[flow/config.mk]
export PLATFORM = sky130hd
export DESIGN_NAME = systolic_array
export DESIGN_NICKNAME = systolic_array
export VERILOG_FILES = /design/flow/design.v
export SDC_FILE = /design/flow/constraint.sdc
export NUM_CORES = 4
export LEC_CHECK = 0
export CAP_MARGIN = 20
export CORE_ASPECT_RATIO = 0.64
export CORE_MARGIN = 2
export CORE_UTILIZATION = 60
export CTS_CLUSTER_SIZE = 61
export HOLD_SLACK_MARGIN = -0.04
export MAX_ROUTING_LAYER = met4
export PLACE_DENSITY_LB_ADDON = 0.02
export SETUP_SLACK_MARGIN = 1.79
export SLEW_MARGIN = 35
export TNS_END_PERCENT = 5
[flow/constraint.sdc]
create_clock -name core_clock -period 6.16 [get_ports {clk}]
set_input_delay 1.2320 -clock core_clock [delete_from_list [all_inputs] [get_ports {clk}]]
set_output_delay 1.2320 -clock core_clock [all_outputs]
set_load 0.01 [all_outputs]
[flow/design.v]
module register_async #(
  parameter integer WIDTH                 = 8
) (
  input  wire                             clk,
  input  wire                             reset,
  input  wire                             enable,
  input  wire        [ WIDTH -1 : 0 ]     in,
  output wire        [ WIDTH -1 : 0 ]     out
);
  reg [ WIDTH -1 : 0 ] out_reg;
  always @(posedge clk or posedge reset)
  begin
    if (reset)
      out_reg <= 'b0;
    else if (enable)
      out_reg <= in;
  end
  assign out = out_reg;
endmodule
module signed_adder #(
  parameter integer IN1_WIDTH             = 8,
  parameter integer IN2_WIDTH             = 8,
  parameter integer OUT_WIDTH             = 8
) (
  input  wire signed [ IN1_WIDTH  -1 : 0 ] a,
  input  wire signed [ IN2_WIDTH  -1 : 0 ] b,
  output wire signed [ OUT_WIDTH  -1 : 0 ] out
);
assign out = a + b;
endmodule
module accumulator #(
  parameter integer IN_WIDTH              = 8,
  parameter integer OUT_WIDTH             = 8
) (
  input  wire                             clk,
  input  wire                             reset,
  input  wire                             clear,
  input  wire signed [ IN_WIDTH  -1 : 0 ] in,
  output wire signed [ OUT_WIDTH -1 : 0 ] out
);
wire signed [OUT_WIDTH-1:0] next_out = clear ? in : in + out;
register_async #(
  .WIDTH        ( OUT_WIDTH   )
) acc_reg_inst (
  .clk          ( clk         ),
  .reset        ( reset       ),
  .enable       ( 1'b1        ),
  .in           ( next_out    ),
  .out          ( out         )
);
endmodule
module signed_spatial_mult #(
  parameter integer PRECISION                     = 8,                                    
  parameter integer L_PRECISION                   = 2,                                     
  parameter integer TOP_MODULE                    = 1,                                     
  parameter integer A_SIGN_EXTEND                 = 0,                                     
  parameter integer B_SIGN_EXTEND                 = 0,                                     
  parameter integer IN_WIDTH                      = (PRECISION/L_PRECISION) * PRECISION,   
  parameter integer A_WIDTH                       = IN_WIDTH,                              
  parameter integer B_WIDTH                       = IN_WIDTH,                              
  parameter integer OUT_WIDTH                     = PRECISION * 2 + A_SIGN_EXTEND + B_SIGN_EXTEND,                         
  parameter integer NUM_LEVELS                    = $clog2(PRECISION/L_PRECISION),         
  parameter integer MODE_WIDTH                    = 2 * NUM_LEVELS,                        
  parameter integer HALF_PRECISION                = PRECISION / 2                          
) (
  input                                           clk,
  input                                           reset,
  input  wire        [ 2              -1 : 0 ]    prev_level_mode,
  input  wire        [ MODE_WIDTH     -1 : 0 ]    mode,
  input  wire        [ A_WIDTH        -1 : 0 ]    a,
  input  wire        [ B_WIDTH        -1 : 0 ]    b,
  output wire        [ OUT_WIDTH      -1 : 0 ]    out
);
genvar ii, jj, kk;
generate
    wire [2-1:0] higher_level_mode;
    if (TOP_MODULE == 1)
      assign higher_level_mode = 2'b0;
    else
      assign higher_level_mode = prev_level_mode;
    localparam integer A_SIGNED_WIDTH = A_WIDTH + A_SIGN_EXTEND;
    localparam integer B_SIGNED_WIDTH = B_WIDTH + B_SIGN_EXTEND;
    wire signed [ A_SIGNED_WIDTH -1 : 0 ] a_signed;
    wire signed [ B_SIGNED_WIDTH -1 : 0 ] b_signed;
    wire signed [ OUT_WIDTH      -1 : 0 ] out_signed;
    wire a_mode, b_mode;
    assign {a_mode, b_mode} = prev_level_mode;
    assign a_signed = {a_mode && a[IN_WIDTH-1], a};
    assign b_signed = {b_mode && b[IN_WIDTH-1], b};
  if (PRECISION == L_PRECISION)
  begin: FULL_PRECISION  
    assign out_signed = a_signed * b_signed;
    assign out = out_signed;
  end
  else
  begin: LP_MULT_INST
    wire [1:0] curr_level_mode = mode[MODE_WIDTH-1:MODE_WIDTH-2];
    localparam integer LP_MULT_IN_W = IN_WIDTH / 4;
    wire [ LP_MULT_IN_W - 1 : 0 ] a_0;
    wire [ LP_MULT_IN_W - 1 : 0 ] a_1;
    wire [ LP_MULT_IN_W - 1 : 0 ] a_2;
    wire [ LP_MULT_IN_W - 1 : 0 ] a_3;
    wire [ LP_MULT_IN_W - 1 : 0 ] b_0;
    wire [ LP_MULT_IN_W - 1 : 0 ] b_1;
    wire [ LP_MULT_IN_W - 1 : 0 ] b_2;
    wire [ LP_MULT_IN_W - 1 : 0 ] b_3;
    localparam integer II_MAX = PRECISION/(L_PRECISION*2);
    localparam integer JJ_MAX = PRECISION/(L_PRECISION*2); 
    if (TOP_MODULE == 1)
    begin: B_TRANSPOSE
      for (ii=0; ii<II_MAX; ii=ii+1)
      begin: LOOP_II
        for (jj=0; jj<JJ_MAX; jj=jj+1)
        begin: LOOP_JJ
          for (kk=0; kk<L_PRECISION; kk=kk+1)
          begin: LOOP_KK
            assign b_0[kk+L_PRECISION*(jj+ii*JJ_MAX)] = b[kk+L_PRECISION*((ii + 0     )+(jj + 0     )*JJ_MAX*2)];
            assign b_1[kk+L_PRECISION*(jj+ii*JJ_MAX)] = b[kk+L_PRECISION*((ii + 0     )+(jj + II_MAX)*JJ_MAX*2)];
            assign b_2[kk+L_PRECISION*(jj+ii*JJ_MAX)] = b[kk+L_PRECISION*((ii + JJ_MAX)+(jj + 0     )*JJ_MAX*2)];
            assign b_3[kk+L_PRECISION*(jj+ii*JJ_MAX)] = b[kk+L_PRECISION*((ii + JJ_MAX)+(jj + II_MAX)*JJ_MAX*2)];
          end
        end
      end
    end else
    begin
      for (ii=0; ii<II_MAX; ii=ii+1)
      begin: LOOP_II
        for (jj=0; jj<JJ_MAX; jj=jj+1)
        begin: LOOP_JJ
          for (kk=0; kk<L_PRECISION; kk=kk+1)
          begin: LOOP_KK
            assign b_0[kk+L_PRECISION*(jj+ii*JJ_MAX)] = b[kk+L_PRECISION*((jj + 0     )+(ii + 0     )*JJ_MAX*2)];
            assign b_1[kk+L_PRECISION*(jj+ii*JJ_MAX)] = b[kk+L_PRECISION*((jj + JJ_MAX)+(ii + 0     )*JJ_MAX*2)];
            assign b_2[kk+L_PRECISION*(jj+ii*JJ_MAX)] = b[kk+L_PRECISION*((jj + 0     )+(ii + II_MAX)*JJ_MAX*2)];
            assign b_3[kk+L_PRECISION*(jj+ii*JJ_MAX)] = b[kk+L_PRECISION*((jj + JJ_MAX)+(ii + II_MAX)*JJ_MAX*2)];
          end
        end
      end
    end
    for (ii=0; ii<II_MAX; ii=ii+1)
    begin: LOOP_II
      for (jj=0; jj<JJ_MAX; jj=jj+1)
      begin: LOOP_JJ
        for (kk=0; kk<L_PRECISION; kk=kk+1)
        begin: LOOP_KK
          assign a_0[kk+L_PRECISION*(jj+ii*JJ_MAX)] = a[kk+L_PRECISION*((jj + 0     )+(ii + 0     )*JJ_MAX*2)];
          assign a_1[kk+L_PRECISION*(jj+ii*JJ_MAX)] = a[kk+L_PRECISION*((jj + JJ_MAX)+(ii + 0     )*JJ_MAX*2)];
          assign a_2[kk+L_PRECISION*(jj+ii*JJ_MAX)] = a[kk+L_PRECISION*((jj + 0     )+(ii + II_MAX)*JJ_MAX*2)];
          assign a_3[kk+L_PRECISION*(jj+ii*JJ_MAX)] = a[kk+L_PRECISION*((jj + JJ_MAX)+(ii + II_MAX)*JJ_MAX*2)];
        end
      end
    end
    wire signed [ PRECISION + 1             + 1             -1 : 0 ] pp_0;
    wire signed [ PRECISION + A_SIGN_EXTEND + 1             -1 : 0 ] pp_1;
    wire signed [ PRECISION + 1             + B_SIGN_EXTEND -1 : 0 ] pp_2;
    wire signed [ PRECISION + A_SIGN_EXTEND + B_SIGN_EXTEND -1 : 0 ] pp_3;
    wire [MODE_WIDTH-3:0] lower_level_mode;
    if (PRECISION == L_PRECISION*2)
    begin: LAST_LEVEL
      assign lower_level_mode = 'b0;
    end
    else
    begin: NEXT_LEVEL
      assign lower_level_mode = mode[MODE_WIDTH-3:0];
    end
    wire [2-1:0] m0_sign_mode;
    wire [2-1:0] m1_sign_mode;
    wire [2-1:0] m2_sign_mode;
    wire [2-1:0] m3_sign_mode;
    assign m0_sign_mode = curr_level_mode;
    assign m1_sign_mode = {higher_level_mode[1], curr_level_mode[0]};
    assign m2_sign_mode = {curr_level_mode[1], higher_level_mode[0]};
    assign m3_sign_mode = higher_level_mode;
    signed_spatial_mult #(HALF_PRECISION, L_PRECISION, 0, 1            , 1            ) m0 (clk, reset, m0_sign_mode, lower_level_mode, a_0, b_0, pp_0);
    signed_spatial_mult #(HALF_PRECISION, L_PRECISION, 0, A_SIGN_EXTEND, 1            ) m1 (clk, reset, m1_sign_mode, lower_level_mode, a_1, b_1, pp_1);
    signed_spatial_mult #(HALF_PRECISION, L_PRECISION, 0, 1            , B_SIGN_EXTEND) m2 (clk, reset, m2_sign_mode, lower_level_mode, a_2, b_2, pp_2);
    signed_spatial_mult #(HALF_PRECISION, L_PRECISION, 0, A_SIGN_EXTEND, B_SIGN_EXTEND) m3 (clk, reset, m3_sign_mode, lower_level_mode, a_3, b_3, pp_3);
    wire signed [OUT_WIDTH-1:0] spp_0;
    wire signed [OUT_WIDTH-1:0] spp_1;
    wire signed [OUT_WIDTH-1:0] spp_2;
    wire signed [OUT_WIDTH-1:0] spp_3;
    reg [1:0] s_0;
    reg [1:0] s_1;
    reg [1:0] s_2;
    reg [1:0] s_3;
    always @(*) begin
      case (curr_level_mode)
        0: begin
          s_0 = 2'd0;
          s_1 = 2'd1;
          s_2 = 2'd1;
          s_3 = 2'd2;
        end
        1: begin
          s_0 = 2'd0;
          s_1 = 2'd1;
          s_2 = 2'd0;
          s_3 = 2'd1;
        end
        2: begin
          s_0 = 2'd0;
          s_1 = 2'd0;
          s_2 = 2'd1;
          s_3 = 2'd1;
        end
        3: begin
          s_0 = 2'd0;
          s_1 = 2'd0;
          s_2 = 2'd0;
          s_3 = 2'd0;
        end
      endcase
    end
    assign spp_0 = pp_0 <<< (s_0 * HALF_PRECISION);
    assign spp_1 = pp_1 <<< (s_1 * HALF_PRECISION);
    assign spp_2 = pp_2 <<< (s_2 * HALF_PRECISION);
    assign spp_3 = pp_3 <<< (s_3 * HALF_PRECISION);
    assign out = spp_0 + spp_1 + spp_2 + spp_3;
  end  
  endgenerate
endmodule
module systolic_array #(
  parameter integer ARRAY_N               = 4,
  parameter integer ARRAY_M               = 2,
  parameter integer PMAX                  = 8,
  parameter integer PMIN                  = 2,
  parameter integer ACT_WIDTH             = ARRAY_N * PMAX * (PMAX/PMIN),
  parameter integer WGT_WIDTH             = ARRAY_M * ARRAY_N * PMAX * (PMAX/PMIN),
  parameter integer ACCUMULATOR_WIDTH     = 4 * PMAX,
  parameter integer OUT_WIDTH             = ARRAY_M * ACCUMULATOR_WIDTH,
  parameter integer MODE_WIDTH            = $clog2(PMAX/PMIN) * 2
) (
  input  wire                               clk,
  input  wire                               reset,
  input  wire                               out_valid,
  input  wire                               acc_clear,
  input  wire        [ ACT_WIDTH  -1 : 0 ]  activation_in,
  input  wire        [ WGT_WIDTH  -1 : 0 ]  weight_in,
  input  wire        [ MODE_WIDTH -1 : 0 ]  mode,
  output wire        [ OUT_WIDTH  -1 : 0 ]  activation_out,
  output wire                               activation_valid
);
  localparam integer MULT_IN_WIDTH = PMAX * PMAX / PMIN;
  localparam integer MULT_OUT_WIDTH = 2 * PMAX;
  localparam integer ADDER_OUT_WIDTH = 2 * PMAX + $clog2(ARRAY_N);
  localparam integer SYSTOLIC_OUT_WIDTH = ADDER_OUT_WIDTH * ARRAY_M;
  wire        [ OUT_WIDTH          -1 : 0 ]  accumulator_out;
  wire        [ SYSTOLIC_OUT_WIDTH -1 : 0 ]  systolic_out;
  wire        [ ARRAY_M            -1 : 0 ]  systolic_out_valid;
  wire        [ ARRAY_M            -1 : 0 ]  _systolic_out_valid;
  wire        [ ARRAY_M            -1 : 0 ]  systolic_acc_clear;
  wire        [ ARRAY_M            -1 : 0 ]  _systolic_acc_clear;
  genvar n, m;
  generate
  for (m=0; m<ARRAY_M; m=m+1)
  begin: LOOP_INPUT_FORWARD
    for (n=0; n<ARRAY_N; n=n+1)
    begin: LOOP_OUTPUT_FORWARD
      wire        [ MULT_IN_WIDTH   -1 : 0 ] a;          
      wire        [ MULT_IN_WIDTH   -1 : 0 ] b;          
      wire signed [ MULT_OUT_WIDTH  -1 : 0 ] mult_out;   
      wire signed [ ADDER_OUT_WIDTH -1 : 0 ] mac_out;    
      wire        [ ADDER_OUT_WIDTH -1 : 0 ] adder_out;  
      if (m == 0)
      begin
        assign a = activation_in[n*MULT_IN_WIDTH+:MULT_IN_WIDTH];
      end
      else
      begin
        wire  [ MULT_IN_WIDTH -1 : 0 ] fwd_a;
        assign fwd_a = LOOP_INPUT_FORWARD[m-1].LOOP_OUTPUT_FORWARD[n].a;
        register_async #(MULT_IN_WIDTH) fwd_a_reg (clk, reset, 1'b1, fwd_a, a);
      end
      assign b = weight_in[(n + m*ARRAY_N)*MULT_IN_WIDTH+:MULT_IN_WIDTH];
      signed_spatial_mult #(
       .PRECISION           ( PMAX              ),   
       .L_PRECISION         ( PMIN              ),   
       .TOP_MODULE          ( 1                 )    
      ) mult_inst (
        .clk                ( clk               ),   
        .reset              ( reset             ),   
        .prev_level_mode    ( 2'b0              ),   
        .mode               ( mode              ),   
        .a                  ( a                 ),   
        .b                  ( b                 ),   
        .out                ( mult_out          )    
      );
      if (n > 0)
      begin: ADD_MULT_OUT
        wire signed [ ADDER_OUT_WIDTH -1 : 0 ] prev_mac_out;
        assign prev_mac_out = LOOP_INPUT_FORWARD[m].LOOP_OUTPUT_FORWARD[n-1].adder_out;
        signed_adder #(
          .IN1_WIDTH        ( MULT_OUT_WIDTH    ),
          .IN2_WIDTH        ( ADDER_OUT_WIDTH   ),
          .OUT_WIDTH        ( ADDER_OUT_WIDTH   )
        ) adder_inst (
          .a                ( mult_out          ),
          .b                ( prev_mac_out      ),
          .out              ( mac_out           )
        );
      end
      else
      begin
        assign mac_out = mult_out;
      end
      wire enable;
      assign enable = 1'b1;
      register_async #(
        .WIDTH              ( ADDER_OUT_WIDTH   )
      ) reg_inst (
        .clk                ( clk               ),   
        .reset              ( reset             ),   
        .enable             ( enable            ),   
        .in                 ( mac_out           ),   
        .out                ( adder_out         )    
      );
      if (n == ARRAY_N - 1)
      begin
        assign systolic_out[m*ADDER_OUT_WIDTH+:ADDER_OUT_WIDTH] = adder_out;
      end
    end
  end
  endgenerate
  register_async #(1) out_valid_delay1 (clk, reset, 1'b1, out_valid, _systolic_out_valid[0]);
  register_async #(1) out_valid_delay2 (clk, reset, 1'b1, _systolic_out_valid[0], systolic_out_valid[0]);
  register_async #(1) acc_clear_delay1 (clk, reset, 1'b1, acc_clear, _systolic_acc_clear[0]);
  assign systolic_acc_clear[0] = _systolic_acc_clear[0];
  genvar i;
  generate
  for (i=1; i<ARRAY_M; i=i+1)
  begin: CLEAR_AND_VALID
    register_async #(1) out_valid_delay2 (clk, reset, 1'b1, systolic_out_valid[i-1], systolic_out_valid[i]);
    register_async #(1) acc_clear_delay1 (clk, reset, 1'b1, systolic_acc_clear[i-1], systolic_acc_clear[i]);
  end
  endgenerate
  assign activation_out = accumulator_out;
  assign activation_valid = |systolic_out_valid;  
  generate
  for (i=0; i<ARRAY_M; i=i+1)
  begin: ACCUMULATOR
    wire acc_clr;
    wire [ADDER_OUT_WIDTH-1:0] acc_in;
    wire [ACCUMULATOR_WIDTH-1:0] acc_out;
    wire acc_out_valid;
    assign acc_clr = systolic_acc_clear[i];
    assign acc_in = systolic_out[i * ADDER_OUT_WIDTH +: ADDER_OUT_WIDTH];
    assign accumulator_out[ACCUMULATOR_WIDTH*i+:ACCUMULATOR_WIDTH] = acc_out;
    assign acc_out_valid = systolic_out_valid[i];
    accumulator #(
      .IN_WIDTH           ( ADDER_OUT_WIDTH     ),
      .OUT_WIDTH          ( ACCUMULATOR_WIDTH   )
    ) acc_inst (
      .clk                ( clk                 ),
      .reset              ( reset               ),
      .clear              ( acc_clr             ),
      .in                 ( acc_in              ),
      .out                ( acc_out             )
    );
  end
  endgenerate
endmodule
[flow/run.sh]
#!/bin/bash
# the make line also repeats each setting of config.mk as NAME=value (left out here)
make -C /OpenROAD-flow-scripts/flow DESIGN_CONFIG=/design/flow/config.mk WORK_HOME=/design/flow/orfs CLKGATE_MAP_FILE= finish
==> summary.json, run 1 <==
{
  "run_status": {
    "run_status": "finished with violations",
    "check.faults": "setup timing"
  },
  "floorplanning": {
    "fp.dieH_microns": 300,
    "floorplanUtilization_pct": 60.6,
    "floorplan.die_area_sq_um": 140000,
    "rows": 108,
    "die_w_microns": 467,
    "core_footprint_sq_um": 136000,
    "boundaryPins": 457
  },
  "critical_path": {
    "worst_path_largest_cell_delay_ps": 520,
    "worst-endpoint-required_ps": 6710,
    "crit_type": "in -> reg",
    "worst_ep_arrival_time_ps": 9870,
    "regToRegSetupSlack_ps": -2730,
    "timing.critical_path.fanout_max": 4,
    "critical_path.startpoint": "mode[0]",
    "critical-path-top-delay-family": "adder cells",
    "worst-path-buf-inv": 11,
    "critical_path.endpoint_type": "register",
    "ff2ff_path_depth": 42,
    "critical_path_cell_count": 46,
    "critical-path-slowest-cell": "fa_1",
    "start_kind": "primary input"
  },
  "placement": {
    "dpl_cell_area_sq_um": 106000,
    "numPlacedInstances": 14000,
    "placement.io_buffers": 456,
    "gp_congestion": 1.04,
    "dpl.hpwl_mm": 243,
    "pre_cts_slack_ps": -4500
  },
  "logic_synthesis": {
    "yosys.cell_count.top_type": "inv_1",
    "yosysWarnings": 8,
    "mux_share_pct": 1.39,
    "synth.yosys.seq_area_share_pct": 10.2,
    "synth_top_flop_cell": "dfrtp_1",
    "yosysUniqueCellTypes": 68,
    "synthesis.instances": 9743,
    "synth-xor-area-share_pct": 9.25,
    "synth.avg_cell_area_sq_um": 8.44,
    "post_synth_area_hogs": "fa_1, ha_1, dfrtp_1",
    "top_area_cell": "fa_1",
    "enable_flop_cells": 0,
    "synth.yosys.num_cells": 9743,
    "simple_gate_area_share_pct": 14.4,
    "yosys.area_share.aoi_pct": 10.9,
    "top_cell_area_share_pct": 28.1,
    "synthesized_area_sq_um": 82200,
    "yosysChipArea_sq_um": 82200,
    "syn-num-nets": 12300,
    "synthAdderAreaFrac_pct": 44.0,
    "ys_async_sr_fraction_pct": 100,
    "ys_top_cells_by_count": "inv_1, fa_1, nand2_1",
    "numSynthFlops": 335,
    "netlist_logic_family_top": "adder cells"
  },
  "layout": {
    "design_area_sq_um": 112000,
    "postLayoutCoreUtil_pct": 82.5,
    "fill_cells": 8336,
    "layoutNonFillerInstCount": 14200,
    "nNetsFinal": 14900,
    "flow.area_growth_from_synthesis_pct": 36.3
  },
  "sta": {
    "tightestPinTransition_ps": 874,
    "rsz0062_at_grt": "yes",
    "final-hold-violation-count": 0,
    "timing.final.crit_share_pct": 151,
    "period_minus_slack_ps": 9320,
    "worst_clock_skew_ps": 72.6,
    "max_freq_ghz": 0.107,
    "setup_viol": 122,
    "fin_worst_hold_slack_ps": 359,
    "slew_headroom_pct": 41.1,
    "worst_setup_slack_after_layout_ps": -3160,
    "max_slew_violation_count": 0
  },
  "clock_network": {
    "cts_tree": "done",
    "maximum_number_of_buffers_from_clock_root_to_sink": 3,
    "cts.root.buffer_cell": "clkbuf_16",
    "cts_hold_buffers": 0,
    "clock-sinks": 335,
    "clk_pin_slew_worst_paths_ps": 70,
    "htreeDepth": 2,
    "numCtsBuffers": 45,
    "clk_latency_ps": 680
  },
  "route": {
    "detailedRoute.firstPassIterationCount": 6,
    "route.vias.total": 79000,
    "detail_route.iter0.violations": 6686,
    "vias_per_cell": 5.57,
    "routed_wirelength_mm": 296,
    "routedWlPerCell_microns": 20.8,
    "antenna_violating_nets_remaining": 0,
    "drc_errors": 0
  },
  "worst_hold_path": {
    "whs_endpoint": "out_valid_delay2.out_reg",
    "min-delay-path-class": "reg -> reg",
    "hp-start": "out_valid_delay1.out_reg",
    "hold_path_depth": 0
  },
  "job": {
    "log.warning_count": 85,
    "drv_cap": 0
  },
  "global_routing": {
    "antenna_violations_before_repair": 6,
    "grtUsageTotal_pct": 42.3,
    "grt_pass1_wl_mm": 446,
    "grt_max_degree": 105,
    "vias_in_the_first_global_route": 82200,
    "gr-total-overflow": 0
  }
}
[area by class of cell]
cell class	instances	area [sq um]	area share, %
timing repair buffer	2780	22800	20.3
clock inverter	26	362	0.323
sequential	335	8380	7.48
inverter	1895	7120	6.35
antenna	3	7.51	0.00670
clock buffer	57	1240	1.11
tap	1815	2270	2.03
multi-input combinational	7276	69900	62.4
[metrics by stage]
step | setup TNS [ps]
finish | -258820
global route | -288230
CTS | -250250
detailed placement | -392380
global placement | -373350
floorplan | -274640
[routing by layer]
| layer | vias up | share of wire, % | GRT usage [%] |
|---|---|---|---|
| met1 | 38600 | 39 | 53.6 |
| met4 | 0 | 6.4 | 21.0 |
| met3 | 881 | 8.5 | 6.32 |
| met2 | 3628 | 46 | 66.4 |
| li1 | 35800 | - | - |
| met5 | - | 0 | - |
[timing repair]
action / in CTS / in global routing
setup buffers: 51 / 34
gates resized: 470 / 368
pin swaps: 228 / 182
setup endpoints to repair: 138 / 138
==> run 2, diff against run 1 <==
- CORE_ASPECT_RATIO: 0.64 -> not set
- CORE_UTILIZATION: 60 -> 71
- CTS_CLUSTER_DIAMETER: not set -> 398
- CTS_CLUSTER_SIZE: 61 -> not set
- HOLD_SLACK_MARGIN: -0.04 -> not set
- MAX_ROUTING_LAYER: met4 -> not set
- PLACE_DENSITY_LB_ADDON: 0.02 -> not set
- SETUP_SLACK_MARGIN: 1.79 -> not set
- SLEW_MARGIN: 35 -> 20
- TNS_END_PERCENT: 5 -> not set
- clock period: 6.16 -> 10.4 ns (I/O delays scaled with it)
==> summary.json, run 2 <==
{
  "run_status": {
    "run_status": "did not finish",
    "outcome.stop_stage": "global routing (5_1_grt)",
    "toolErrorMsg": "[ERROR GRT-0232] Routing congestion too high. Check the congestion heatmap in the GUI."
  },
  "logic_synthesis": {
    "ys_async_sr_fraction_pct": 100,
    "synth-xor-area-share_pct": 9.25,
    "synthesis.instances": 9743,
    "synth.yosys.seq_area_share_pct": 10.2,
    "yosysWarnings": 8,
    "yosys.area_share.aoi_pct": 10.9,
    "synth.yosys.num_cells": 9743,
    "top_cell_area_share_pct": 28.1,
    "yosysChipArea_sq_um": 82200,
    "ys_top_cells_by_count": "inv_1, fa_1, nand2_1",
    "synthesized_area_sq_um": 82200,
    "netlist_logic_family_top": "adder cells",
    "synthAdderAreaFrac_pct": 44.0,
    "syn-num-nets": 12300,
    "enable_flop_cells": 0,
    "numSynthFlops": 335,
    "mux_share_pct": 1.39,
    "top_area_cell": "fa_1",
    "simple_gate_area_share_pct": 14.4,
    "post_synth_area_hogs": "fa_1, ha_1, dfrtp_1",
    "yosysUniqueCellTypes": 68,
    "yosys.cell_count.top_type": "inv_1",
    "synth.avg_cell_area_sq_um": 8.44,
    "synth_top_flop_cell": "dfrtp_1"
  },
  "clock_network": {
    "cts.root.buffer_cell": "clkbuf_16",
    "clock-sinks": 335,
    "htreeDepth": 2,
    "maximum_number_of_buffers_from_clock_root_to_sink": 3,
    "numCtsBuffers": 47,
    "cts_hold_buffers": 0
  },
  "floorplanning": {
    "floorplan.die_area_sq_um": 119000,
    "fp.dieH_microns": 344,
    "boundaryPins": 457,
    "die_w_microns": 344,
    "rows": 124,
    "floorplanUtilization_pct": 71.7,
    "core_footprint_sq_um": 115000
  },
  "placement": {
    "dpl.hpwl_mm": 249,
    "gp_congestion": 1.05,
    "placement.io_buffers": 456,
    "numPlacedInstances": 13000,
    "dpl_cell_area_sq_um": 100000
  },
  "global_routing": {
    "gr-total-overflow": 146,
    "grtUsageTotal_pct": 75.6
  }
}
## run 2: per-layer routing
metal  GRT overflow  GRT usage (%)
met2             41           91.8
met4             48           69.7
met3             40           62.7
met1             16           75.7
met5              1           38.4
## run 2: per-stage QoR
stage	utilization [%]	hold WS, ps	setup slack (ps)
after floorplan	-	331	-245
after global placement	87.6	335	-962
after detailed placement	87.6	343	-1140
after CTS	89.4	369	2.07
## run 2: what timing repair did
| action | 4_1_cts |
|---|---|
| gates resized | 91 |
| pin swaps | 29 |
| endpoints found under the setup margin | 31 |
| setup buffers | 4 |
==> run 3, diff against run 2 <==
- CELL_PAD_IN_SITES_GLOBAL_PLACEMENT: not set -> 1
- CORE_ASPECT_RATIO: not set -> 1.18
- CORE_UTILIZATION: 71 -> 63
- CTS_CLUSTER_DIAMETER: 398 -> not set
- CTS_CLUSTER_SIZE: not set -> 79
- GPL_ROUTABILITY_DRIVEN: not set -> 0
- HOLD_SLACK_MARGIN: not set -> 0.03
- MAX_ROUTING_LAYER: not set -> met4
- MIN_ROUTING_LAYER: not set -> met2
- PLACE_DENSITY_LB_ADDON: not set -> 0.1
- SETUP_SLACK_MARGIN: not set -> -0.21
- SLEW_MARGIN: 20 -> 25
- TNS_END_PERCENT: not set -> 30
- clock period: 10.4 -> 9.91 ns (I/O delays scaled with it)
==> summary.json, run 3 <==
{
  "run_status": {
    "run_status": "did not finish",
    "outcome.stop_stage": "global routing (5_1_grt)",
    "toolErrorMsg": "[ERROR GRT-0116] Global routing finished with congestion. Check the congestion regions in the DRC Viewer."
  },
  "floorplanning": {
    "boundaryPins": 457,
    "core_footprint_sq_um": 130000,
    "floorplanUtilization_pct": 63.2,
    "floorplan.die_area_sq_um": 133000,
    "die_w_microns": 337,
    "fp.dieH_microns": 396,
    "rows": 144
  },
  "placement": {
    "placement.io_buffers": 456,
    "pre_cts_slack_ps": -1520,
    "numPlacedInstances": 13600,
    "dpl.hpwl_mm": 237,
    "dpl_cell_area_sq_um": 103000
  },
  "logic_synthesis": {
    "top_cell_area_share_pct": 28.1,
    "ys_top_cells_by_count": "inv_1, fa_1, nand2_1",
    "synthesized_area_sq_um": 82200,
    "yosysUniqueCellTypes": 68,
    "post_synth_area_hogs": "fa_1, ha_1, dfrtp_1",
    "mux_share_pct": 1.39,
    "synth_top_flop_cell": "dfrtp_1",
    "yosys.cell_count.top_type": "inv_1",
    "synthAdderAreaFrac_pct": 44.0,
    "yosysChipArea_sq_um": 82200,
    "top_area_cell": "fa_1",
    "synth-xor-area-share_pct": 9.25,
    "synth.yosys.seq_area_share_pct": 10.2,
    "synth.yosys.num_cells": 9743,
    "synth.avg_cell_area_sq_um": 8.44,
    "synthesis.instances": 9743,
    "yosys.area_share.aoi_pct": 10.9,
    "syn-num-nets": 12300,
    "netlist_logic_family_top": "adder cells",
    "ys_async_sr_fraction_pct": 100,
    "numSynthFlops": 335,
    "simple_gate_area_share_pct": 14.4,
    "yosysWarnings": 8,
    "enable_flop_cells": 0
  },
  "global_routing": {
    "grtUsageTotal_pct": 74.6,
    "gr-total-overflow": 523
  },
  "clock_network": {
    "numCtsBuffers": 46,
    "maximum_number_of_buffers_from_clock_root_to_sink": 3,
    "cts.root.buffer_cell": "clkbuf_16",
    "htreeDepth": 2,
    "clock-sinks": 335
  }
}
run 3: repair_timing:
action | CTS
hold buffers | 0
buffers inserted | 18
resized | 130
pin swaps | 55
endpoints found under the setup margin | 32
run 3: per-layer routing:
layer,GRT usage [%],GRT overflow
met3,84.0,487
met4,46.3,15
met5,-,-
met2,80.5,21
met1,-,-
==> run 4, diff against run 3 <==
- CELL_PAD_IN_SITES_GLOBAL_PLACEMENT: 1 -> not set
- CORE_ASPECT_RATIO: 1.18 -> 1.78
- CORE_UTILIZATION: 63 -> 50
- CTS_CLUSTER_SIZE: 79 -> 100
- GPL_ROUTABILITY_DRIVEN: 0 -> not set
- HOLD_SLACK_MARGIN: 0.03 -> not set
- MIN_ROUTING_LAYER: met2 -> not set
- PLACE_DENSITY_LB_ADDON: 0.1 -> 0.02
- SETUP_SLACK_MARGIN: -0.21 -> 0.37
- SLEW_MARGIN: 25 -> 35
- clock period: 9.91 -> 7.82 ns (I/O delays scaled with it)
==> summary.json, run 4 <==
{
  "logic_synthesis": {
    "numSynthFlops": 335,
    "synth_top_flop_cell": "dfrtp_1",
    "synth.yosys.num_cells": 9743,
    "yosys.cell_count.top_type": "inv_1",
    "synth.yosys.seq_area_share_pct": 10.2,
    "synth-xor-area-share_pct": 9.25,
    "synthesized_area_sq_um": 82200,
    "yosysWarnings": 8,
    "synthAdderAreaFrac_pct": 44.0,
    "yosysChipArea_sq_um": 82200,
    "ys_async_sr_fraction_pct": 100,
    "ys_top_cells_by_count": "inv_1, fa_1, nand2_1",
    "synth.avg_cell_area_sq_um": 8.44,
    "synthesis.instances": 9743,
    "mux_share_pct": 1.39,
    "syn-num-nets": 12300,
    "post_synth_area_hogs": "fa_1, ha_1, dfrtp_1",
    "top_cell_area_share_pct": 28.1,
    "yosysUniqueCellTypes": 68,
    "yosys.area_share.aoi_pct": 10.9,
    "simple_gate_area_share_pct": 14.4,
    "netlist_logic_family_top": "adder cells",
    "top_area_cell": "fa_1",
    "enable_flop_cells": 0
  },
  "placement": {
    "dpl.hpwl_mm": 257,
    "numPlacedInstances": 14400,
    "placement.io_buffers": 456,
    "pre_cts_slack_ps": -3190,
    "gp_congestion": 0.995
  },
  "layout": {
    "nNetsFinal": 15100,
    "fill_cells": 13200,
    "area.sequential_sq_um": 8380,
    "comb_area_sq_um": 71100,
    "postLayoutCoreUtil_pct": 70.8,
    "flow.area_growth_from_synthesis_pct": 40.8,
    "layoutNonFillerInstCount": 14700
  },
  "critical_path": {
    "critical-path-slowest-cell": "fa_1",
    "worst_path_largest_cell_delay_ps": 560,
    "critical_path_cell_count": 45,
    "worst-path-buf-inv": 9,
    "critical_path.startpoint": "mode[0]",
    "critical_path.endpoint_type": "register",
    "timing.critical_path.fanout_max": 4,
    "start_kind": "primary input",
    "worst_ep_arrival_time_ps": 9970,
    "worst-endpoint-required_ps": 8380,
    "critical-path-top-delay-family": "adder cells",
    "crit_type": "in -> reg",
    "regToRegSetupSlack_ps": -900,
    "ff2ff_path_depth": 40
  },
  "job": {
    "drv_cap": 0,
    "log.warning_count": 86
  },
  "floorplanning": {
    "die_w_microns": 308,
    "floorplan.die_area_sq_um": 168000,
    "boundaryPins": 457,
    "core_footprint_sq_um": 164000,
    "floorplanUtilization_pct": 50.3,
    "fp.dieH_microns": 545,
    "rows": 198
  },
  "clock_network": {
    "numCtsBuffers": 48,
    "clk_pin_slew_worst_paths_ps": 60,
    "htreeDepth": 2,
    "clock-sinks": 335,
    "maximum_number_of_buffers_from_clock_root_to_sink": 3,
    "clk_latency_ps": 700,
    "cts.root.buffer_cell": "clkbuf_16",
    "cts_hold_buffers": 0,
    "cts_tree": "done"
  },
  "route": {
    "routedWlPerCell_microns": 20.5,
    "detail_route.iter0.violations": 4045,
    "routed_wirelength_mm": 301,
    "antenna_violating_nets_remaining": 0,
    "route.vias.total": 77100,
    "vias_per_cell": 5.25,
    "drc_errors": 0,
    "detailedRoute.firstPassIterationCount": 6
  },
  "run_status": {
    "run_status": "finished with violations",
    "check.faults": "setup timing"
  },
  "sta": {
    "setup_total_negative_slack_ps": -91430,
    "fin_worst_hold_slack_ps": 359,
    "tightestPinTransition_ps": 1040,
    "period_minus_slack_ps": 9410,
    "timing.final.crit_share_pct": 120,
    "max_freq_ghz": 0.106,
    "worst_setup_slack_after_layout_ps": -1590,
    "setup_viol": 95,
    "worst_clock_skew_ps": 36.4,
    "final-hold-violation-count": 0,
    "max_slew_violation_count": 0,
    "slew_headroom_pct": 30.6,
    "rsz0062_at_grt": "yes"
  },
  "global_routing": {
    "grt_pass1_wl_mm": 452,
    "vias_in_the_first_global_route": 82700,
    "antenna_violations_before_repair": 19,
    "grtUsageTotal_pct": 36.8,
    "gr-total-overflow": 0,
    "grt_max_degree": 104
  },
  "worst_hold_path": {
    "hp-start": "out_valid_delay1.out_reg",
    "min-delay-path-class": "reg -> reg",
    "hold_path_depth": 0,
    "whs_endpoint": "out_valid_delay2.out_reg"
  }
}
[run 4: metal layers]
layer / wire length [microns] / global-route usage [%] / up-vias
met4: 17900 / 17.9 / 0
li1: - / - / 36300
met1: 115000 / 41.1 / 38100
met5: 0 / - / -
met3: 14300 / 3.80 / 688
met2: 153000 / 65.2 / 2050
[run 4: repair_timing]
| action | CTS | global route |
|---|---|---|
| cloned | 2 | 1 |
| resized | 699 | 497 |
| pin swaps | 387 | 398 |
| hold endpoints to repair | 0 | 0 |
| setup endpoints to repair | 116 | 115 |
| buffers inserted | 103 | 70 |
[run 4: final cells by class]
class / count / area share [%]
antenna: 14 / 0.0303
clock buffer: 63 / 1.17
clock inverter: 24 / 0.262
inverter: 1895 / 6.16
multi-input combinational: 7276 / 61.5
sequential: 335 / 7.24
tap: 2100 / 2.27
timing repair buffer: 2988 / 21.4
[run 4: through the flow]
step	cell area [sq um]
global route	116000
detailed placement	107000
CTS	113000
global placement	107000
finish	116000
floorplan	82800
==> run 5, diff against run 4 <==
- CORE_ASPECT_RATIO: 1.78 -> not set
- CORE_UTILIZATION: 50 -> 65
- CTS_CLUSTER_SIZE: 100 -> not set
- MAX_ROUTING_LAYER: met4 -> not set
- PLACE_DENSITY_LB_ADDON: 0.02 -> not set
- SETUP_SLACK_MARGIN: 0.37 -> -0.61
- SLEW_MARGIN: 35 -> 20
- TNS_END_PERCENT: 30 -> not set
- clock period: 7.82 -> 8.9 ns (I/O delays scaled with it)
==> summary.json, run 5 <==
{
  "logic_synthesis": {
    "netlist_logic_family_top": "adder cells",
    "syn-num-nets": 12300,
    "synthesis.instances": 9743,
    "synth-xor-area-share_pct": 9.25,
    "post_synth_area_hogs": "fa_1, ha_1, dfrtp_1",
    "synthAdderAreaFrac_pct": 44.0,
    "yosysUniqueCellTypes": 68,
    "synth_top_flop_cell": "dfrtp_1",
    "ys_top_cells_by_count": "inv_1, fa_1, nand2_1",
    "synth.yosys.seq_area_share_pct": 10.2,
    "yosys.cell_count.top_type": "inv_1",
    "synth.avg_cell_area_sq_um": 8.44,
    "yosysWarnings": 8,
    "ys_async_sr_fraction_pct": 100,
    "yosysChipArea_sq_um": 82200,
    "top_area_cell": "fa_1",
    "enable_flop_cells": 0,
    "synth.yosys.num_cells": 9743,
    "synthesized_area_sq_um": 82200,
    "top_cell_area_share_pct": 28.1,
    "simple_gate_area_share_pct": 14.4,
    "numSynthFlops": 335,
    "yosys.area_share.aoi_pct": 10.9,
    "mux_share_pct": 1.39
  },
  "floorplanning": {
    "floorplanUtilization_pct": 65.5,
    "rows": 130,
    "core_footprint_sq_um": 126000,
    "die_w_microns": 360,
    "fp.dieH_microns": 360,
    "floorplan.die_area_sq_um": 129000,
    "boundaryPins": 457
  },
  "run_status": {
    "run_status": "did not finish",
    "outcome.stop_stage": "global routing (5_1_grt)",
    "toolErrorMsg": "[ERROR GRT-0232] Routing congestion too high. Check the congestion heatmap in the GUI."
  },
  "placement": {
    "dpl_cell_area_sq_um": 106000,
    "placement.io_buffers": 456,
    "dpl.hpwl_mm": 258,
    "gp_congestion": 1.09,
    "numPlacedInstances": 13800
  },
  "global_routing": {
    "grtUsageTotal_pct": 74.4,
    "gr-total-overflow": 231
  },
  "clock_network": {
    "clock-sinks": 335,
    "cts.root.buffer_cell": "clkbuf_16",
    "htreeDepth": 2,
    "numCtsBuffers": 49,
    "maximum_number_of_buffers_from_clock_root_to_sink": 3
  }
}
run 5: layer usage:
metal	overflow	global-route usage (%)
met3	19	57.8
met1	17	74.3
met5	2	36.0
met4	96	73.5
met2	97	91.5
run 5: timing repair:
| item | in CTS |
|---|---|
| cloned | 2 |
| endpoints found under the setup margin | 55 |
| resized | 485 |
| hold buffers | 0 |
| buffers inserted | 84 |
| pin swaps | 300 |
run 5: metrics by stage:
stage / util (%) / setup WS [ps]
floorplan: - / -1440
global placement: 84.3 / -2170
CTS: 87.6 / -896
detailed placement: 84.3 / -2250
==> run 6, diff against run 5 <==
- CORE_ASPECT_RATIO: not set -> 0.64
- CORE_UTILIZATION: 65 -> 66
- CTS_CLUSTER_SIZE: not set -> 61
- MAX_ROUTING_LAYER: not set -> met4
- PLACE_DENSITY_LB_ADDON: not set -> 0.02
- SETUP_SLACK_MARGIN: -0.61 -> 0.37
- SLEW_MARGIN: 20 -> 35
- TNS_END_PERCENT: not set -> 5
- clock period: 8.9 -> 9.52 ns (I/O delays scaled with it)
==> summary.json, run 6 <==
{
  "logic_synthesis": {
    "syn-num-nets": 12300,
    "top_area_cell": "fa_1",
    "netlist_logic_family_top": "adder cells",
    "synthesized_area_sq_um": 82200,
    "top_cell_area_share_pct": 28.1,
    "yosys.area_share.aoi_pct": 10.9,
    "synth.avg_cell_area_sq_um": 8.44,
    "synthesis.instances": 9743,
    "post_synth_area_hogs": "fa_1, ha_1, dfrtp_1",
    "numSynthFlops": 335,
    "synth-xor-area-share_pct": 9.25,
    "synth_top_flop_cell": "dfrtp_1",
    "ys_top_cells_by_count": "inv_1, fa_1, nand2_1",
    "ys_async_sr_fraction_pct": 100,
    "yosysWarnings": 8,
    "synth.yosys.seq_area_share_pct": 10.2,
    "enable_flop_cells": 0,
    "yosysUniqueCellTypes": 68,
    "simple_gate_area_share_pct": 14.4,
    "yosysChipArea_sq_um": 82200,
    "yosys.cell_count.top_type": "inv_1",
    "synth.yosys.num_cells": 9743,
    "mux_share_pct": 1.39,
    "synthAdderAreaFrac_pct": 44.0
  },
  "placement": {
    "gp_congestion": 1.04,
    "placement.io_buffers": 456,
    "dpl.hpwl_mm": 241,
    "dpl_cell_area_sq_um": 103000
  },
  "clock_network": {
    "cts.root.buffer_cell": "clkbuf_16",
    "maximum_number_of_buffers_from_clock_root_to_sink": 3,
    "numCtsBuffers": 42,
    "htreeDepth": 2,
    "clock-sinks": 335
  },
  "floorplanning": {
    "rows": 103,
    "floorplan.die_area_sq_um": 128000,
    "fp.dieH_microns": 286,
    "core_footprint_sq_um": 123000,
    "boundaryPins": 457,
    "die_w_microns": 445,
    "floorplanUtilization_pct": 66.6
  },
  "run_status": {
    "run_status": "did not finish",
    "outcome.stop_stage": "global routing (5_1_grt)"
  }
}
-- run 6: per-stage QoR --
stage | setup WS [ps] | hold slack [ps] | setup TNS (ps) | instances
floorplan | -1430 | 331 | -32100 | 9743
global placement | -1630 | 334 | -65970 | 13500
detailed placement | -1790 | 350 | -84760 | 13500
CTS | -172 | 367 | -2080 | 13700
-- run 6: timing repair --
item                       in CTS
pin swaps                     421
gates resized                 702
setup buffers                  96
cloned                          2
hold buffers                    0
setup endpoints to repair      84
==> run 7, diff against run 6 <==
- CAP_MARGIN: 20 -> 10
- CORE_ASPECT_RATIO: 0.64 -> not set
- CORE_UTILIZATION: 66 -> 23
- CTS_CLUSTER_SIZE: 61 -> not set
- GPL_ROUTABILITY_DRIVEN: not set -> 0
- GPL_TIMING_DRIVEN: not set -> 0
- HOLD_SLACK_MARGIN: not set -> -0.05
- PLACE_DENSITY_LB_ADDON: 0.02 -> 0.09
- SETUP_SLACK_MARGIN: 0.37 -> not set
- TNS_END_PERCENT: 5 -> 50
- clock period: 9.52 -> 17.2 ns (I/O delays scaled with it)
==> summary.json, run 7 <==
{
  "floorplanning": {
    "floorplanUtilization_pct": 23.1,
    "boundaryPins": 457,
    "rows": 219,
    "fp.dieH_microns": 602,
    "floorplan.die_area_sq_um": 362000,
    "core_footprint_sq_um": 356000,
    "die_w_microns": 602
  },
  "sta": {
    "timing.final.crit_share_pct": 91.1,
    "max_slew_violation_count": 0,
    "tightestPinTransition_ps": 1100,
    "period_minus_slack_ps": 15670,
    "max_freq_ghz": 0.0638,
    "worst_clock_skew_ps": 53.2,
    "slew_headroom_pct": 26.4,
    "final-hold-violation-count": 0,
    "setup_total_negative_slack_ps": 0,
    "worst_setup_slack_after_layout_ps": 1530,
    "setup_viol": 0,
    "fin_worst_hold_slack_ps": 364,
    "rsz0062_at_grt": "no"
  },
  "layout": {
    "area.sequential_sq_um": 8380,
    "fill_cells": 38300,
    "layoutNonFillerInstCount": 15200,
    "flow.area_growth_from_synthesis_pct": 19.7,
    "comb_area_sq_um": 66400,
    "nNetsFinal": 13000
  },
  "logic_synthesis": {
    "yosys.cell_count.top_type": "inv_1",
    "top_area_cell": "fa_1",
    "simple_gate_area_share_pct": 14.4,
    "numSynthFlops": 335,
    "yosysWarnings": 8,
    "synth.avg_cell_area_sq_um": 8.44,
    "synth.yosys.seq_area_share_pct": 10.2,
    "synth.yosys.num_cells": 9743,
    "ys_async_sr_fraction_pct": 100,
    "netlist_logic_family_top": "adder cells",
    "mux_share_pct": 1.39,
    "synthesis.instances": 9743,
    "synthAdderAreaFrac_pct": 44.0,
    "synth_top_flop_cell": "dfrtp_1",
    "top_cell_area_share_pct": 28.1,
    "enable_flop_cells": 0,
    "synth-xor-area-share_pct": 9.25,
    "ys_top_cells_by_count": "inv_1, fa_1, nand2_1",
    "syn-num-nets": 12300,
    "yosysUniqueCellTypes": 68,
    "synthesized_area_sq_um": 82200,
    "yosysChipArea_sq_um": 82200,
    "yosys.area_share.aoi_pct": 10.9,
    "post_synth_area_hogs": "fa_1, ha_1, dfrtp_1"
  },
  "clock_network": {
    "cts.root.buffer_cell": "clkbuf_16",
    "cts_tree": "done",
    "numCtsBuffers": 70,
    "clock-sinks": 335,
    "cts_hold_buffers": 0,
    "htreeDepth": 3,
    "clk_latency_ps": 810,
    "post_cts.repair.setup_buffers": 0,
    "maximum_number_of_buffers_from_clock_root_to_sink": 4,
    "cts_resized": 0,
    "clk_pin_slew_worst_paths_ps": 50
  },
  "critical_path": {
    "critical-path-slowest-cell": "clkdlybuf4s50_1",
    "worst-endpoint-required_ps": 17820,
    "critical_path.startpoint": "mode[1]",
    "regToRegSetupSlack_ps": 6590,
    "critical_path.endpoint_type": "register",
    "worst_ep_arrival_time_ps": 16290,
    "ff2ff_path_depth": 39,
    "critical_path_cell_count": 44,
    "start_kind": "primary input",
    "critical-path-top-delay-family": "adder cells",
    "crit_type": "in -> reg",
    "worst_path_most_repeated_cell": "fa_1",
    "worst-path-buf-inv": 11,
    "worst_path_largest_cell_delay_ps": 630,
    "timing.critical_path.fanout_max": 10
  },
  "route": {
    "route.vias.total": 70300,
    "detailedRoute.firstPassIterationCount": 6,
    "antenna_violating_nets_remaining": 0,
    "vias_per_cell": 4.62,
    "drc_errors": 0,
    "routedWlPerCell_microns": 28.7,
    "detail_route.iter0.violations": 5359,
    "routed_wirelength_mm": 436
  },
  "global_routing": {
    "grt_max_degree": 68,
    "gr-total-overflow": 0,
    "vias_in_the_first_global_route": 71600,
    "grt_pass1_wl_mm": 592,
    "grtUsageTotal_pct": 24.5,
    "antenna_violations_before_repair": 52
  },
  "worst_hold_path": {
    "hold_path_depth": 0,
    "min-delay-path-class": "reg -> reg",
    "hp-start": "out_valid_delay1.out_reg",
    "whs_endpoint": "out_valid_delay2.out_reg"
  },
  "run_status": {
    "run_status": "timing/DRC/antenna clean"
  },
  "placement": {
    "pre_cts_slack_ps": 754,
    "dpl.hpwl_mm": 378,
    "numPlacedInstances": 15100,
    "placement.io_buffers": 456
  },
  "job": {
    "drv_cap": 0,
    "log.warning_count": 80
  }
}
run 7: per-layer routing:
metal	wire [microns]	share of wire, %	vias to the layer above	GRT usage, %
met5	0	0	-	-
met4	23900	5.5	0	11.0
met3	23400	5.4	667	3.22
met2	202000	46	2349	39.5
met1	188000	43	35300	30.5
li1	-	-	32000	-
run 7: per-stage QoR:
step	util (%)	area, sq um
floorplan	-	82200
CTS	27.6	98300
global route	27.7	98400
global placement	26.1	92700
finish	27.7	98500
detailed placement	27.0	96200
run 7: layout make-up:
cell class / count / share of cell area, %
diodes: 28 / 0.0712
well taps: 4751 / 6.04
flip-flops and latches: 335 / 8.51
plain buffers: 237 / 1.22
repair buffers: 570 / 7.33
inverters: 1895 / 7.23
multi-input cells: 7276 / 67.4
clock inverters: 15 / 0.146
clock buffers: 98 / 2.03
==> run 8, diff against run 7 <==
- CAP_MARGIN: 10 -> 20
- CORE_ASPECT_RATIO: not set -> 0.64
- CORE_UTILIZATION: 23 -> 65
- CTS_CLUSTER_SIZE: not set -> 61
- GPL_ROUTABILITY_DRIVEN: 0 -> not set
- GPL_TIMING_DRIVEN: 0 -> not set
- HOLD_SLACK_MARGIN: -0.05 -> not set
- PLACE_DENSITY_LB_ADDON: 0.09 -> 0.02
- SETUP_SLACK_MARGIN: not set -> -0.85
- TNS_END_PERCENT: 50 -> 5
- clock period: 17.2 -> 8.78 ns (I/O delays scaled with it)
==> summary.json, run 8 <==
{
  "route": {
    "detail_route.iter0.violations": 9741,
    "route.vias.total": 84100,
    "vias_per_cell": 6.06,
    "antenna_violating_nets_remaining": 0,
    "met3_wirelength_mm": 39.9,
    "drc_errors": 0,
    "highest-signal-layer": "met4",
    "routed-wl-met2_mm": 145,
    "routed_wirelength_mm": 330,
    "wire_length_the_detailed_router_placed_on_met1_mm": 112,
    "routedWlPerCell_microns": 23.8,
    "detailedRoute.firstPassIterationCount": 15
  },
  "logic_synthesis": {
    "synth_top_flop_cell": "dfrtp_1",
    "yosysWarnings": 8,
    "synthesis.instances": 9743,
    "numSynthFlops": 335,
    "synthesized_area_sq_um": 82200,
    "synth.avg_cell_area_sq_um": 8.44,
    "top_cell_area_share_pct": 28.1,
    "simple_gate_area_share_pct": 14.4,
    "post_synth_area_hogs": "fa_1, ha_1, dfrtp_1",
    "enable_flop_cells": 0,
    "synth.yosys.seq_area_share_pct": 10.2,
    "ys_top_cells_by_count": "inv_1, fa_1, nand2_1",
    "synth-xor-area-share_pct": 9.25,
    "mux_share_pct": 1.39,
    "netlist_logic_family_top": "adder cells",
    "synth.yosys.num_cells": 9743,
    "yosys.cell_count.top_type": "inv_1",
    "ys_async_sr_fraction_pct": 100,
    "top_area_cell": "fa_1",
    "yosysChipArea_sq_um": 82200,
    "syn-num-nets": 12300,
    "yosysUniqueCellTypes": 68,
    "yosys.area_share.aoi_pct": 10.9,
    "synthAdderAreaFrac_pct": 44.0
  },
  "critical_path": {
    "start_kind": "primary input",
    "worst-path-buf-inv": 10,
    "critical_path.startpoint": "weight_in[163]",
    "ff2ff_path_depth": 35,
    "worst_ep_arrival_time_ps": 11460,
    "regToRegSetupSlack_ps": -770,
    "worst_path_largest_cell_delay_ps": 990,
    "crit_type": "in -> reg",
    "timing.critical_path.fanout_max": 4,
    "worst-endpoint-required_ps": 9360,
    "critical-path-slowest-cell": "fa_1",
    "critical-path-top-delay-family": "adder cells",
    "critical_path.endpoint_type": "register",
    "critical_path_cell_count": 36
  },
  "run_status": {
    "run_status": "finished with violations",
    "check.faults": "setup timing"
  },
  "clock_network": {
    "htreeDepth": 2,
    "cts_tree": "done",
    "clk_pin_slew_worst_paths_ps": 80,
    "maximum_number_of_buffers_from_clock_root_to_sink": 3,
    "clock-sinks": 335,
    "numCtsBuffers": 44,
    "clk_latency_ps": 730,
    "cts.root.buffer_cell": "clkbuf_16"
  },
  "placement": {
    "placement.io_buffers": 456,
    "gp_congestion": 1.05,
    "pre_cts_slack_ps": -2650,
    "dpl.hpwl_mm": 252,
    "dpl_cell_area_sq_um": 104000,
    "numPlacedInstances": 13700
  },
  "sta": {
    "rsz0062_at_grt": "yes",
    "max_freq_ghz": 0.0919,
    "max_slew_violation_count": 0,
    "timing.final.crit_share_pct": 124,
    "tightestPinTransition_ps": 924,
    "final-hold-violation-count": 0,
    "fin_worst_hold_slack_ps": 366,
    "worst_setup_slack_after_layout_ps": -2100,
    "period_minus_slack_ps": 10880,
    "setup_viol": 83,
    "slew_headroom_pct": 38.4,
    "worst_clock_skew_ps": 65.1
  },
  "global_routing": {
    "grt_pass1_wl_mm": 477,
    "grtUsageTotal_pct": 49.1,
    "gr-total-overflow": 0,
    "antenna_violations_before_repair": 26,
    "grt_max_degree": 117,
    "vias_in_the_first_global_route": 87600
  },
  "worst_hold_path": {
    "hold_path_depth": 0,
    "hp-start": "out_valid_delay1.out_reg",
    "min-delay-path-class": "reg -> reg",
    "whs_endpoint": "out_valid_delay2.out_reg"
  },
  "layout": {
    "postLayoutCoreUtil_pct": 86.2,
    "flow.area_growth_from_synthesis_pct": 31.7,
    "layoutNonFillerInstCount": 13900,
    "fill_cells": 6516,
    "design_area_sq_um": 108000,
    "nNetsFinal": 14700
  },
  "floorplanning": {
    "boundaryPins": 457,
    "fp.dieH_microns": 289,
    "floorplanUtilization_pct": 65.5,
    "core_footprint_sq_um": 126000,
    "floorplan.die_area_sq_um": 129000,
    "rows": 104,
    "die_w_microns": 449
  },
  "job": {
    "drv_cap": 0,
    "log.warning_count": 92
  }
}
## run 8: final cells by class
class                      instances  area [sq um]  area share, %
sequential                       335          8380           7.74
clock inverter                    29           427          0.394
multi-input combinational       7276         68100           62.9
antenna                           32          80.1         0.0739
inverter                        1895          7120           6.57
timing repair buffer            2557         20900           19.3
clock buffer                      52          1150           1.06
tap                             1696          2120           1.96
## run 8: layer usage
metal | vias to the layer above | track usage [%]
li1 | 35400 | -
met1 | 39900 | 55.9
met2 | 6230 | 76.1
met3 | 2546 | 12.1
met4 | 0 | 35.9
met5 | - | -
## run 8: per-stage QoR
step	TNS, ps
global route	-87620
detailed placement	-147590
CTS	-60230
floorplan	-66810
global placement	-124570
finish	-67590
## run 8: timing repair
item,4_1_cts,5_1_grt
pin swaps,52,132
hold buffers,0,0
gates resized,141,312
endpoints found under the setup margin,53,63
buffers inserted,10,33
cloned,0,1
==> run 9, diff against run 8 <==
- CORE_ASPECT_RATIO: 0.64 -> not set
- CORE_UTILIZATION: 65 -> 68
- CTS_CLUSTER_DIAMETER: not set -> 197
- CTS_CLUSTER_SIZE: 61 -> 100
- MAX_ROUTING_LAYER: met4 -> not set
- PLACE_DENSITY_LB_ADDON: 0.02 -> not set
- SETUP_SLACK_MARGIN: -0.85 -> not set
- SLEW_MARGIN: 35 -> 20
- TNS_END_PERCENT: 5 -> not set
- clock period: 8.78 -> 9.12 ns (I/O delays scaled with it)
==> summary.json, run 9 <==
{
  "run_status": {
    "run_status": "did not finish",
    "outcome.stop_stage": "global routing (5_1_grt)",
    "toolErrorMsg": "[ERROR GRT-0232] Routing congestion too high. Check the congestion heatmap in the GUI."
  },
  "logic_synthesis": {
    "synth-xor-area-share_pct": 9.25,
    "post_synth_area_hogs": "fa_1, ha_1, dfrtp_1",
    "synthesized_area_sq_um": 82200,
    "ys_async_sr_fraction_pct": 100,
    "yosys.cell_count.top_type": "inv_1",
    "synthAdderAreaFrac_pct": 44.0,
    "simple_gate_area_share_pct": 14.4,
    "top_area_cell": "fa_1",
    "mux_share_pct": 1.39,
    "numSynthFlops": 335,
    "netlist_logic_family_top": "adder cells",
    "top_cell_area_share_pct": 28.1,
    "synth.yosys.seq_area_share_pct": 10.2,
    "synth.yosys.num_cells": 9743,
    "yosysChipArea_sq_um": 82200,
    "synth.avg_cell_area_sq_um": 8.44,
    "yosysWarnings": 8,
    "yosys.area_share.aoi_pct": 10.9,
    "synth_top_flop_cell": "dfrtp_1",
    "ys_top_cells_by_count": "inv_1, fa_1, nand2_1",
    "synthesis.instances": 9743,
    "syn-num-nets": 12300,
    "yosysUniqueCellTypes": 68,
    "enable_flop_cells": 0
  },
  "global_routing": {
    "grtUsageTotal_pct": 81.9,
    "gr-total-overflow": 1044
  },
  "placement": {
    "gp_congestion": 1.05,
    "dpl.hpwl_mm": 259,
    "pre_cts_slack_ps": -2050,
    "placement.io_buffers": 456,
    "numPlacedInstances": 13600
  },
  "floorplanning": {
    "floorplanUtilization_pct": 68.5,
    "boundaryPins": 457,
    "fp.dieH_microns": 352,
    "floorplan.die_area_sq_um": 124000,
    "die_w_microns": 352,
    "core_footprint_sq_um": 120000,
    "rows": 127
  },
  "clock_network": {
    "htreeDepth": 1,
    "clock-sinks": 335,
    "numCtsBuffers": 13,
    "maximum_number_of_buffers_from_clock_root_to_sink": 3,
    "cts.root.buffer_cell": "clkbuf_16"
  }
}
run 9: stage by stage:
step | util [%] | cell area, sq um
4_1_cts | 91.3 | 110000
2_1_floorplan | - | 83800
3_5_place_dp | 87.3 | 105000
3_3_place_gp | 87.3 | 105000
run 9: timing repair:
| item | 4_1_cts |
|---|---|
| pin swaps | 492 |
| endpoints found under the hold margin | 0 |
| hold buffers | 0 |
| gates cloned | 4 |
| endpoints found under the setup margin | 74 |
| setup buffers | 150 |
| gates resized | 784 |
run 9: routing by layer:
layer	global-route usage (%)	GRT overflow
met5	46.5	7
met4	82.8	348
met3	69.5	60
met2	96.4	569
met1	80.3	60
==> run 10, diff against run 9 <==
- CORE_UTILIZATION: 68 -> 72
- CTS_CLUSTER_DIAMETER: 197 -> 371
- CTS_CLUSTER_SIZE: 100 -> not set
- SETUP_SLACK_MARGIN: not set -> 2.49
- clock period: 9.12 -> 8.61 ns (I/O delays scaled with it)
==> summary.json, run 10 <==
{
  "logic_synthesis": {
    "post_synth_area_hogs": "fa_1, ha_1, dfrtp_1",
    "top_area_cell": "fa_1",
    "numSynthFlops": 335,
    "yosys.cell_count.top_type": "inv_1",
    "netlist_logic_family_top": "adder cells",
    "mux_share_pct": 1.39,
    "ys_top_cells_by_count": "inv_1, fa_1, nand2_1",
    "yosysChipArea_sq_um": 82200,
    "enable_flop_cells": 0,
    "simple_gate_area_share_pct": 14.4,
    "syn-num-nets": 12300,
    "yosys.area_share.aoi_pct": 10.9,
    "top_cell_area_share_pct": 28.1,
    "synthesized_area_sq_um": 82200,
    "synth.yosys.seq_area_share_pct": 10.2,
    "ys_async_sr_fraction_pct": 100,
    "synth.yosys.num_cells": 9743,
    "synthAdderAreaFrac_pct": 44.0,
    "synth.avg_cell_area_sq_um": 8.44,
    "synth-xor-area-share_pct": 9.25,
    "yosysWarnings": 8,
    "yosysUniqueCellTypes": 68,
    "synthesis.instances": 9743,
    "synth_top_flop_cell": "dfrtp_1"
  },
  "run_status": {
    "outcome.stop_stage": "clock tree synthesis (4_1_cts)",
    "run_status": "did not finish",
    "toolErrorMsg": "[ERROR DPL-0038] Utilization greater than 100%, impossible to legalize"
  },
  "floorplanning": {
    "die_w_microns": 342,
    "fp.dieH_microns": 342,
    "boundaryPins": 457,
    "rows": 123,
    "floorplanUtilization_pct": 72.8,
    "floorplan.die_area_sq_um": 117000,
    "core_footprint_sq_um": 113000
  },
  "placement": {
    "gp_congestion": 1.07,
    "placement.io_buffers": 456,
    "dpl.hpwl_mm": 288,
    "numPlacedInstances": 13600
  }
}
==> run 10: per-stage QoR <==
stage	instance area, sq um	worst slack, ps	utilization (%)
2_1_floorplan	83300	-1610	-
3_3_place_gp	105000	-2260	93.2
3_5_place_dp	105000	-2740	93.2
==> run 11, diff against run 10 <==
- CORE_UTILIZATION: 72 -> 58
- CTS_CLUSTER_DIAMETER: 371 -> not set
- SETUP_SLACK_MARGIN: 2.49 -> 2.39
- clock period: 8.61 -> 8.21 ns (I/O delays scaled with it)
==> summary.json, run 11 <==
{
  "logic_synthesis": {
    "ys_top_cells_by_count": "inv_1, fa_1, nand2_1",
    "yosysWarnings": 8,
    "mux_share_pct": 1.39,
    "synth_top_flop_cell": "dfrtp_1",
    "top_cell_area_share_pct": 28.1,
    "numSynthFlops": 335,
    "post_synth_area_hogs": "fa_1, ha_1, dfrtp_1",
    "yosys.cell_count.top_type": "inv_1",
    "top_area_cell": "fa_1",
    "synthAdderAreaFrac_pct": 44.0,
    "synthesis.instances": 9743,
    "synth.yosys.num_cells": 9743,
    "synthesized_area_sq_um": 82200,
    "netlist_logic_family_top": "adder cells",
    "ys_async_sr_fraction_pct": 100,
    "syn-num-nets": 12300,
    "synth.avg_cell_area_sq_um": 8.44,
    "yosysChipArea_sq_um": 82200,
    "synth-xor-area-share_pct": 9.25,
    "enable_flop_cells": 0,
    "yosysUniqueCellTypes": 68,
    "synth.yosys.seq_area_share_pct": 10.2,
    "yosys.area_share.aoi_pct": 10.9,
    "simple_gate_area_share_pct": 14.4
  },
  "critical_path": {
    "critical_path.startpoint": "mode[0]",
    "crit_type": "in -> reg",
    "worst_path_largest_cell_delay_ps": 530,
    "regToRegSetupSlack_ps": -660,
    "worst-path-buf-inv": 10,
    "critical-path-slowest-cell": "fa_1",
    "worst_path_most_repeated_cell": "fa_1",
    "worst_ep_arrival_time_ps": 10250,
    "start_kind": "primary input",
    "ff2ff_path_depth": 38,
    "worst-endpoint-required_ps": 8840,
    "critical_path_cell_count": 39,
    "critical_path.endpoint_type": "register",
    "timing.critical_path.fanout_max": 42,
    "critical-path-top-delay-family": "adder cells"
  },
  "clock_network": {
    "htreeDepth": 2,
    "cts.root.buffer_cell": "clkbuf_16",
    "cts_hold_buffers": 0,
    "clock-sinks": 335,
    "maximum_number_of_buffers_from_clock_root_to_sink": 3,
    "numCtsBuffers": 49,
    "clk_pin_slew_worst_paths_ps": 60,
    "clk_latency_ps": 700,
    "cts_tree": "done"
  },
  "sta": {
    "slew_headroom_pct": 38.3,
    "max_slew_violation_count": 0,
    "worst_setup_slack_after_layout_ps": -1420,
    "rsz0062_at_grt": "yes",
    "fin_worst_hold_slack_ps": 373,
    "tightestPinTransition_ps": 925,
    "max_freq_ghz": 0.104,
    "final-hold-violation-count": 0,
    "timing.final.crit_share_pct": 117,
    "worst_clock_skew_ps": 41.0,
    "period_minus_slack_ps": 9630,
    "setup_viol": 81
  },
  "floorplanning": {
    "core_footprint_sq_um": 141000,
    "rows": 138,
    "fp.dieH_microns": 381,
    "floorplanUtilization_pct": 58.3,
    "floorplan.die_area_sq_um": 145000,
    "boundaryPins": 457,
    "die_w_microns": 381
  },
  "route": {
    "detailedRoute.firstPassIterationCount": 8,
    "vias_per_cell": 5.52,
    "drc_errors": 0,
    "route.vias.total": 79600,
    "detail_route.iter0.violations": 6004,
    "routed_wirelength_mm": 309,
    "routedWlPerCell_microns": 21.5,
    "antenna_violating_nets_remaining": 0
  },
  "global_routing": {
    "grt_max_degree": 110,
    "vias_in_the_first_global_route": 81700,
    "grt_pass1_wl_mm": 453,
    "antenna_violations_before_repair": 31,
    "gr-total-overflow": 0,
    "grtUsageTotal_pct": 40.7
  },
  "run_status": {
    "run_status": "finished with violations",
    "check.faults": "setup timing"
  },
  "layout": {
    "nNetsFinal": 15100,
    "flow.area_growth_from_synthesis_pct": 42.9,
    "postLayoutCoreUtil_pct": 83.3
  },
  "placement": {
    "gp_congestion": 1.03,
    "dpl.hpwl_mm": 247,
    "placement.io_buffers": 456
  },
  "worst_hold_path": {
    "hold_path_depth": 0,
    "min-delay-path-class": "reg -> reg",
    "whs_endpoint": "out_valid_delay2.out_reg",
    "hp-start": "out_valid_delay1.out_reg"
  },
  "job": {
    "log.warning_count": 92,
    "drv_cap": 0
  }
}
-- run 11: routing by layer --
layer	GRT usage (%)	up-vias	wire length, microns
li1	-	36100	-
met4	22.8	20	21700
met3	7.91	914	27500
met5	0	-	125
met1	52.1	39100	120000
met2	64.7	3416	140000
-- run 11: stage by stage --
step | cell area (sq um) | setup TNS (ps) | setup slack, ps | instances
2_1_floorplan | 83500 | -77420 | -1930 | 9743
3_3_place_gp | 106000 | -174250 | -2700 | 14100
3_5_place_dp | 106000 | -188010 | -2760 | 14100
4_1_cts | 113000 | -52540 | -1210 | 14300
5_1_grt | 118000 | -80520 | -1680 | 14400
6_report | 118000 | -63310 | -1420 | 14400
-- run 11: final cells by class --
cell class                 count  area, sq um
clock inverter                31          536
tap                         1890         2360
antenna                       18         45.0
timing repair buffer        2906        24300
multi-input combinational   7276        73400
clock buffer                  59         1350
fill                        8626        23600
inverter                    1895         7160
sequential                   335         8380
-- run 11: what timing repair did --
item / 4_1_cts / 5_1_grt
gates cloned: 1 / 2
setup endpoints to repair: 131 / 130
pin swaps: 528 / 577
resized: 789 / 774
buffers inserted: 126 / 117
